==> v10 <==
==> flow/design.v <==
module ALU(
    input [7:0] reg_data_A,      
    input [7:0] reg_data_B,
    input [3:0] ALU_Sel,
    output reg [3:0] NZVC,   
    output reg [7:0] Result
);
    reg [8:0] temp;   
	localparam ADD = 4'd0, SUB = 4'd1,
			LAND= 4'd2, LOR = 4'd3,
			BAND= 4'd4, BOR = 4'd5, XOR = 4'd6,
			INC = 4'd7, DEC = 4'd8;
	always @* begin
        {Result, temp, NZVC} = {8'b0, 9'b0, 4'b0};
        case(ALU_Sel)
            ADD: temp = {1'b0, reg_data_A} + {1'b0, reg_data_B};                         
            SUB: temp = {1'b0, reg_data_A} - {1'b0, reg_data_B};            				  
            LAND: Result = reg_data_A != 0 && reg_data_B != 0 ? 8'h01 : 8'h00;           
            LOR: Result = reg_data_A != 0 || reg_data_B != 0 ? 8'h01 : 8'h00;             
            BAND: Result = reg_data_A & reg_data_B;            									 
            BOR: Result = reg_data_A | reg_data_B;                                        
            XOR: Result = reg_data_A ^ reg_data_B;                                        
            INC: temp = {1'b0, reg_data_A} + 9'b1;                                        
            DEC: temp = {1'b0, reg_data_A} - 9'b1;                                       
        endcase
		if (ALU_Sel==ADD || ALU_Sel==SUB || ALU_Sel==INC || ALU_Sel==DEC)
				Result = temp[7:0];
		NZVC[3] = Result[7];                  
        NZVC[2] = ~|Result;                   
        if (ALU_Sel==ADD || ALU_Sel==INC) begin
            NZVC[1] = (reg_data_A[7]^Result[7]) & ~(reg_data_A[7]^reg_data_B[7]);  
            NZVC[0] = temp[8];                                                     
        end
        else if (ALU_Sel==SUB || ALU_Sel==DEC) begin
            NZVC[1] = (reg_data_A[7]^Result[7]) &  (reg_data_A[7]^reg_data_B[7]);  
            NZVC[0] = temp[8];                                                     
        end
    end
endmodule
module register_file(
    input clk,
    input reset,
    input [3:0] read_addr_A,
    input [3:0] read_addr_B,
    input [3:0] write_addr,
    input [7:0] write_data,
    input write_enable,
    output [7:0] read_data_A,
    output [7:0] read_data_B
);
    reg [7:0] registers [0:15];
    integer i;
    always @(posedge clk) begin
        if (!reset) begin
            for (i = 0; i < 16; i = i + 1) begin
                registers[i] <= 8'h00;
            end
        end else if (write_enable) begin
            registers[write_addr] <= write_data;
        end
    end
    assign read_data_A = registers[read_addr_A];
    assign read_data_B = registers[read_addr_B];   
endmodule
module data_path (
    input  logic        clk,
    input  logic        reset,
    input  logic        IR_Load,
    input  logic        MAR_Load,
    input  logic        PC_Load,
    input  logic        PC_Inc,
    input  logic        CCR_Load,
    input  logic [1:0]  Bus1_Sel,
    input  logic [2:0]  Bus2_Sel,
    input  logic        addr_sel,         
	 input  logic [3:0]  ALU_Sel,
    input  logic [7:0]  from_memory,
    input  logic [7:0]  alu_result,
    input  logic [7:0]  reg_data_A,
    input  logic [7:0]  reg_data_B,
    input  logic [3:0]  NZVC,
    input  logic [7:0]  immediate_value, 
    input  logic [7:0]  address_value, 
    output logic [7:0]  address,
    output logic [7:0]  to_memory,
    output logic [7:0]  bus2_data,        
    output logic [3:0]  CCR_Result,
    output logic [7:0]  IR                
);
    logic [7:0] PC, MAR, IR_reg;
    logic [3:0] CCR;
	 logic [7:0] BUS1;
	 logic [7:0] BUS2;
    assign BUS1 = (Bus1_Sel == 2'd0) ? PC         :
                       (Bus1_Sel == 2'd1) ? reg_data_A :
                                           reg_data_B;
    assign BUS2 = (Bus2_Sel == 3'd0) ? alu_result     :
                       (Bus2_Sel == 3'd1) ? BUS1           :
                       (Bus2_Sel == 3'd2) ? from_memory    :
                       (Bus2_Sel == 3'd3) ? immediate_value:  
                       (Bus2_Sel == 3'd4) ? address_value  : 8'h00;
    assign bus2_data = BUS2;  
    always_ff @(posedge clk or negedge reset) begin
        if (!reset) begin
            PC      <= 8'h00;
            MAR     <= 8'h00;
            IR_reg  <= 8'h00;
            CCR     <= 4'h0;
        end
        else begin
            if (IR_Load) IR_reg <= BUS2;
            if (MAR_Load) MAR   <= BUS2;
            if (PC_Load)        PC <= BUS2;
            else if (PC_Inc)    PC <= PC + 1;
            if (CCR_Load)       CCR <= NZVC;
        end
    end
    assign IR       = IR_reg;
    assign address  = (addr_sel) ? MAR : PC;   
    assign to_memory= BUS1;
    assign CCR_Result = CCR;
endmodule
module control_unit (
    input logic clk,
    input logic reset,
    input logic [7:0] IR,
    input logic [7:0] from_memory,
    input logic [3:0] CCR_Result,
    output logic IR_Load,
    output logic MAR_Load,
    output logic PC_Load,
    output logic PC_Inc,
    output logic [3:0] reg_read_addr_A,
    output logic [3:0] reg_read_addr_B,
    output logic [3:0] reg_write_addr,
    output logic reg_write_enable,
    output logic [3:0] ALU_Sel,
    output logic CCR_Load,
    output logic [2:0] Bus2_Sel,
    output logic [1:0] Bus1_Sel,
    output logic ALU_B_Sel,
    output logic write,
    output logic [7:0] immediate_out,
    output logic [7:0] address_out,
    output logic addr_sel
);
    typedef enum logic [2:0] {
        FETCH, DECODE, EXECUTE, LOADSTORE, DATA, BRANCH
    } state_t;
    state_t state, next;
    logic [3:0] cycle_count;
    logic [7:0] reg_operand_1, reg_operand_2;
    logic LoadStoreOP, DataOP, BranchOP;
    always_ff @(posedge clk) begin
        if (state==FETCH && cycle_count==3) reg_operand_1 <= from_memory;  
        if (state==FETCH && cycle_count==5) reg_operand_2 <= from_memory;  
    end
    assign immediate_out = (IR[7:4]==4'h2) ? reg_operand_1 : reg_operand_2;
    assign address_out   = reg_operand_2;
    always_ff @(posedge clk or negedge reset) begin
        if (!reset) begin
            state <= FETCH;
            cycle_count <= 4'd0;
        end else if (state != next) begin
				 state <= next;
				 cycle_count <= 4'd0;
			end else
				 cycle_count <= cycle_count + 4'd1;
	 end
    always_comb begin
        next = state;
        unique case (state)
            FETCH: if (cycle_count==4'd5)
                        next = DECODE;
            DECODE: next = EXECUTE;
            EXECUTE: case(IR[7:4])
                          4'h8 : next = LOADSTORE;
                          4'h9 : next = DATA;
                          4'hA : next = LOADSTORE;
                          4'h2 : next = BRANCH;
                          default : next = FETCH;
                       endcase
            LOADSTORE: if ( (IR==8'h80) || cycle_count==3'd2)
							next = FETCH;
            DATA:      if (cycle_count==3'd0)
                            next = FETCH;
            BRANCH:    if (cycle_count==3'd1)
                            next = FETCH;
            default:   next = FETCH;
        endcase
    end
    typedef logic [24:0] ctrl_t;   
	 ctrl_t ctrl;
    function automatic ctrl_t CTL (
        input logic         a_sel, b_sel, wr, ccr_load, reg_we,
        input logic [3:0]   alu, reg_wa,
        input logic [1:0]   b1,
        input logic [2:0]   b2,
        input logic         pc_inc, pc_load, mar_load, ir_load
    );
        CTL = {a_sel, b_sel, wr, ccr_load, reg_we,
                alu, reg_wa, b1, b2, pc_inc, pc_load,
                mar_load, ir_load};
    endfunction
    localparam ctrl_t
        C_NOP  = CTL(1'b0,1'b0,1'b0,1'b0,1'b0, 4'd0,4'd0, 2'd0,3'd0, 1'b0,1'b0,1'b0,1'b0),
        CF0    = CTL(1'b0,1'b0,1'b0,1'b0,1'b0, 4'd0,4'd0, 2'd0,3'b001, 1'b0,1'b0,1'b1,1'b0),
        CF1    = CTL(1'b0,1'b0,1'b0,1'b0,1'b0, 4'd0,4'd0, 2'd0,3'b010, 1'b1,1'b0,1'b0,1'b1),
        CF2    = CF0,
        CF3    = CTL(1'b0,1'b0,1'b0,1'b0,1'b0, 4'd0,4'd0, 2'd0,3'b010, 1'b1,1'b0,1'b0,1'b0),
        CF4    = CF0,
        CF5    = CF3;
    function automatic ctrl_t INC_and_DEC (input logic inc, input logic [3:0] r);
        INC_and_DEC = CTL(1'b1, 1'b0,           
                   1'b1, 1'b1, 1'b1,         
                   inc ? 4'd7 : 4'd8,   
                   r,
                   2'd1, 3'd0,      
                   1'b0,1'b0,1'b0,1'b0);
    endfunction
    function automatic ctrl_t decode(
        input state_t       state,
        input logic [2:0]   cycle_count,
        input logic [7:0]   ir
    );
        ctrl_t c;
        logic [3:0] alu;
        logic pc_load;
        c = C_NOP;
         unique case (state)
            FETCH: case (cycle_count)
                    4'd0: c = CF0;
                    4'd1: c = CF1;
                    4'd2: c = CF2;
                    4'd3: c = CF3;
                    4'd4: c = CF4;
                    4'd5: c = CF5;
                endcase
            LOADSTORE: begin
                if ((ir==8'h80) && (cycle_count==3'b0)) begin               
                    c = CTL(1'b0,1'b0,1'b0,1'b0,1'b1, 4'd0, reg_operand_1[3:0], 2'd0,3'b011,1'b0,1'b0,1'b0,1'b0);
                end
                else if ((ir[7:4]==4'hA) && (cycle_count==3'b0)) begin      
                    c = CTL(1'b0,1'b0,1'b0,1'b0,1'b0, 4'd0,4'd0, 2'd0,3'b001, 1'b0,1'b0,1'b1,1'b0);
                end
                else if ((ir[7:4]==4'hA) && (cycle_count==3'd2)) begin                  
                    c = INC_and_DEC(ir==8'hA0, reg_operand_1[3:0]);
                end
            end
            DATA: if (cycle_count==4'd0) begin
                case (ir[2:0])
                    3'b000: alu = 4'd0;    
                    3'b001: alu = 4'd1;    
                    3'b010: alu = 4'd4;    
                    3'b011: alu = 4'd5;    
                    3'b100: alu = 4'd6;    
                    default: alu = 4'd0;
                endcase
                c = CTL(1'b0,1'b0,1'b0,1'b1,1'b1, alu, reg_operand_1[3:0], 2'd1, 3'd0, 1'b0,1'b0,1'b0,1'b0);
            end
            BRANCH: begin
                if (cycle_count==4'd0)
                    c = CTL(1'b1,1'b1,1'b0,1'b0,1'b0, 4'd0,4'd0, 2'd0,3'd0, 1'b0,1'b0,1'b0,1'b0);
                if (cycle_count==4'd1) begin
                    case (ir[2:0])
                        3'b000: pc_load = 1'b1;               
                        3'b011: pc_load = ~CCR_Result[2];     
                        3'b100: pc_load =  CCR_Result[2];     
                        default: pc_load = 1'b0;
                    endcase
                    c = CTL(1'b0,1'b0,1'b0,1'b0,1'b0, 4'd0,4'd0, 2'd0,3'd0, 1'b0, pc_load, 1'b0,1'b0);
                end
            end
            DECODE: ;
            EXECUTE: ;
            default: ;
        endcase
        decode = c;
    endfunction
    always_comb ctrl = decode(state, cycle_count, IR);
    assign { addr_sel, ALU_B_Sel, write, CCR_Load, reg_write_enable,
             ALU_Sel,
             reg_write_addr,
             Bus1_Sel, Bus2_Sel,
             PC_Inc, PC_Load, MAR_Load, IR_Load } = ctrl;
    assign reg_read_addr_A = (state==DATA || (state==LOADSTORE && IR[7:4]==4'hA)) ? reg_operand_1[3:0] : 4'd0;
    assign reg_read_addr_B = (state==DATA) ? reg_operand_2[3:0] : 4'd0;
endmodule
module cpu(
    input clk,
    input reset,
    output [7:0] address,
    input [7:0] from_memory,
    output write,
    output [7:0] to_memory
);
    wire        IR_Load;
    wire [7:0]  IR;
    wire        MAR_Load;
    wire        PC_Load;
    wire        PC_Inc;
    wire [3:0]  ALU_Sel;
    wire [3:0]  CCR_Result;
    wire        CCR_Load;
    wire [2:0]  Bus2_Sel;
    wire [1:0]  Bus1_Sel;
    wire [7:0]  immediate_value;
    wire [7:0]  address_value;
    wire        ALU_B_Sel;
    wire        addr_sel;        
    wire [3:0] reg_read_addr_A, reg_read_addr_B, reg_write_addr;
    wire [7:0] reg_read_data_A, reg_read_data_B, reg_write_data;
    wire reg_write_enable;
    wire [7:0] alu_result;
    wire [3:0] NZVC;
    control_unit control_unit1 (
        .clk(clk),
        .reset(reset),
        .IR_Load(IR_Load),
        .IR(IR),
        .MAR_Load(MAR_Load),
        .PC_Load(PC_Load),
        .PC_Inc(PC_Inc),
        .reg_read_addr_A(reg_read_addr_A),
        .reg_read_addr_B(reg_read_addr_B),
        .reg_write_addr(reg_write_addr),
        .reg_write_enable(reg_write_enable),
        .ALU_Sel(ALU_Sel),
        .CCR_Result(CCR_Result),
        .CCR_Load(CCR_Load),
        .Bus2_Sel(Bus2_Sel),
        .Bus1_Sel(Bus1_Sel),
        .ALU_B_Sel(ALU_B_Sel),
        .write(write),
        .from_memory(from_memory),
        .immediate_out(immediate_value),
        .address_out(address_value),
        .addr_sel(addr_sel)
    );
    data_path data_path1 (
        .clk(clk),
        .reset(reset),
        .IR_Load(IR_Load),
        .IR(IR),
        .MAR_Load(MAR_Load),
        .address(address),
        .PC_Load(PC_Load),
        .PC_Inc(PC_Inc),
        .ALU_Sel(ALU_Sel),
        .CCR_Result(CCR_Result),
        .CCR_Load(CCR_Load),
        .Bus2_Sel(Bus2_Sel),
        .Bus1_Sel(Bus1_Sel),
        .from_memory(from_memory),
        .to_memory(to_memory),
        .bus2_data(reg_write_data),
        .alu_result(alu_result),
        .reg_data_A(reg_read_data_A),
        .reg_data_B(reg_read_data_B),
        .NZVC(NZVC),
        .immediate_value(immediate_value),
        .address_value(address_value),
        .addr_sel(addr_sel)
    );
    register_file reg_file (
        .clk(clk),
        .reset(reset),
        .read_addr_A(reg_read_addr_A),
        .read_addr_B(reg_read_addr_B),
        .write_addr(reg_write_addr),
        .write_data(reg_write_data),
        .write_enable(reg_write_enable),
        .read_data_A(reg_read_data_A),
        .read_data_B(reg_read_data_B)
    );
    ALU alu1 (
        .reg_data_A(reg_read_data_A),
        .reg_data_B(reg_read_data_B),
        .ALU_Sel(ALU_Sel),
        .NZVC(NZVC),
        .Result(alu_result)
    );
endmodule
==> flow/run.sh <==
#!/bin/bash
# the make line also repeats each setting of config.mk as NAME=value (left out here)
make -C /OpenROAD-flow-scripts/flow DESIGN_CONFIG=/design/flow/config.mk WORK_HOME=/design/flow/orfs CLKGATE_MAP_FILE= finish
==> flow/config.mk <==
export PLATFORM = sky130hd
export DESIGN_NAME = cpu
export DESIGN_NICKNAME = cpu
export VERILOG_FILES = /design/flow/design.v
export SDC_FILE = /design/flow/constraint.sdc
export NUM_CORES = 4
export LEC_CHECK = 0
export CAP_MARGIN = 30
export CELL_PAD_IN_SITES_DETAIL_PLACEMENT = 0
export CELL_PAD_IN_SITES_GLOBAL_PLACEMENT = 2
export CORE_MARGIN = 2
export CORE_UTILIZATION = 66
export CTS_CLUSTER_DIAMETER = 265
export CTS_CLUSTER_SIZE = 53
export MAX_ROUTING_LAYER = met4
export PLACE_DENSITY_LB_ADDON = 0.17
export SETUP_SLACK_MARGIN = 0.03
export SLEW_MARGIN = 20
export TNS_END_PERCENT = 60
==> flow/constraint.sdc <==
create_clock -name core_clock -period 9.35 [get_ports {clk}]
set_input_delay 1.8700 -clock core_clock [delete_from_list [all_inputs] [get_ports {clk}]]
set_output_delay 1.8700 -clock core_clock [all_outputs]
set_load 0.01 [all_outputs]
==> v16: changes against v10 <==
ABC_AREA = 1   (was unset)
CAP_MARGIN = 20   (was 30)
CELL_PAD_IN_SITES_DETAIL_PLACEMENT = unset   (was 0)
CELL_PAD_IN_SITES_GLOBAL_PLACEMENT = 0   (was 2)
CORE_UTILIZATION = 72   (was 66)
CTS_CLUSTER_DIAMETER = unset   (was 265)
CTS_CLUSTER_SIZE = 28   (was 53)
MIN_ROUTING_LAYER = met1   (was unset)
PLACE_DENSITY = 0.65   (was unset)
PLACE_DENSITY_LB_ADDON = unset   (was 0.17)
SETUP_SLACK_MARGIN = unset   (was 0.03)
TNS_END_PERCENT = unset   (was 60)
==> flow/constraint.sdc (replaced) <==
create_clock -name core_clock -period 3.77 [get_ports {clk}]
set_input_delay 0.7540 -clock core_clock [delete_from_list [all_inputs] [get_ports {clk}]]
set_output_delay 0.7540 -clock core_clock [all_outputs]
set_load 0.01 [all_outputs]
==> v5: changes against v10 <==
ABC_AREA = 1   (was unset)
CAP_MARGIN = 10   (was 30)
CELL_PAD_IN_SITES_DETAIL_PLACEMENT = 1   (was 0)
CORE_ASPECT_RATIO = 0.53   (was unset)
CORE_MARGIN = 8   (was 2)
CORE_UTILIZATION = 40   (was 66)
CTS_CLUSTER_DIAMETER = 306   (was 265)
CTS_CLUSTER_SIZE = unset   (was 53)
GPL_ROUTABILITY_DRIVEN = 0   (was unset)
MAX_ROUTING_LAYER = unset   (was met4)
PLACE_DENSITY = 0.62   (was unset)
PLACE_DENSITY_LB_ADDON = unset   (was 0.17)
SETUP_SLACK_MARGIN = unset   (was 0.03)
TNS_END_PERCENT = unset   (was 60)
==> flow/constraint.sdc (replaced) <==
create_clock -name core_clock -period 7.0 [get_ports {clk}]
set_input_delay 1.4000 -clock core_clock [delete_from_list [all_inputs] [get_ports {clk}]]
set_output_delay 1.4000 -clock core_clock [all_outputs]
set_load 0.01 [all_outputs]
==> results <==
Syn Std Cell Area: v10 10900 um^2; v5 12000 um^2; v16 12000 um^2
Clock tree buffer depth: v10 -; v5 2; v16 2
Ys cells: v10 1031; v5 1486; v16 1486
Post-cts sizing count: v10 -; v5 0; v16 180
Compound-cell area share of the yosys netlist: v10 0.164; v5 0.106; v16 0.106
Adder-cell share of the synthesized area: v10 0.0363; v5 0.0329; v16 0.0329
Number of buffer cells added on primary ports: v10 -; v5 26; v16 26
Pre-CTS WS: v10 -; v5 1.31 ns; v16 -0.493 ns
# clock sinks: v10 -; v5 176; v16 176
Placed cell count: v10 -; v5 1871; v16 1846
Leading cell type by number of instances after synthesis: v10 sky130_fd_sc_hd__nor2_1; v5 sky130_fd_sc_hd__nand2_1; v16 sky130_fd_sc_hd__nand2_1
Outcome: v10 stopped before the end; v5 timing/DRC/antenna clean; v16 stopped before the end
Last stage reached: v10 global placement without I/O; v5 -; v16 global routing
Std-Cell Rows: v10 46; v5 46; v16 47
Part of the Yosys area used for sequential elements: v10 0.471; v5 0.426; v16 0.426
Top cell type's share of synthesized area: v10 0.397; v5 0.359; v16 0.359
Number of distinct library cell variants in the gate-level netlist after synthesis: v10 82; v5 66; v16 66
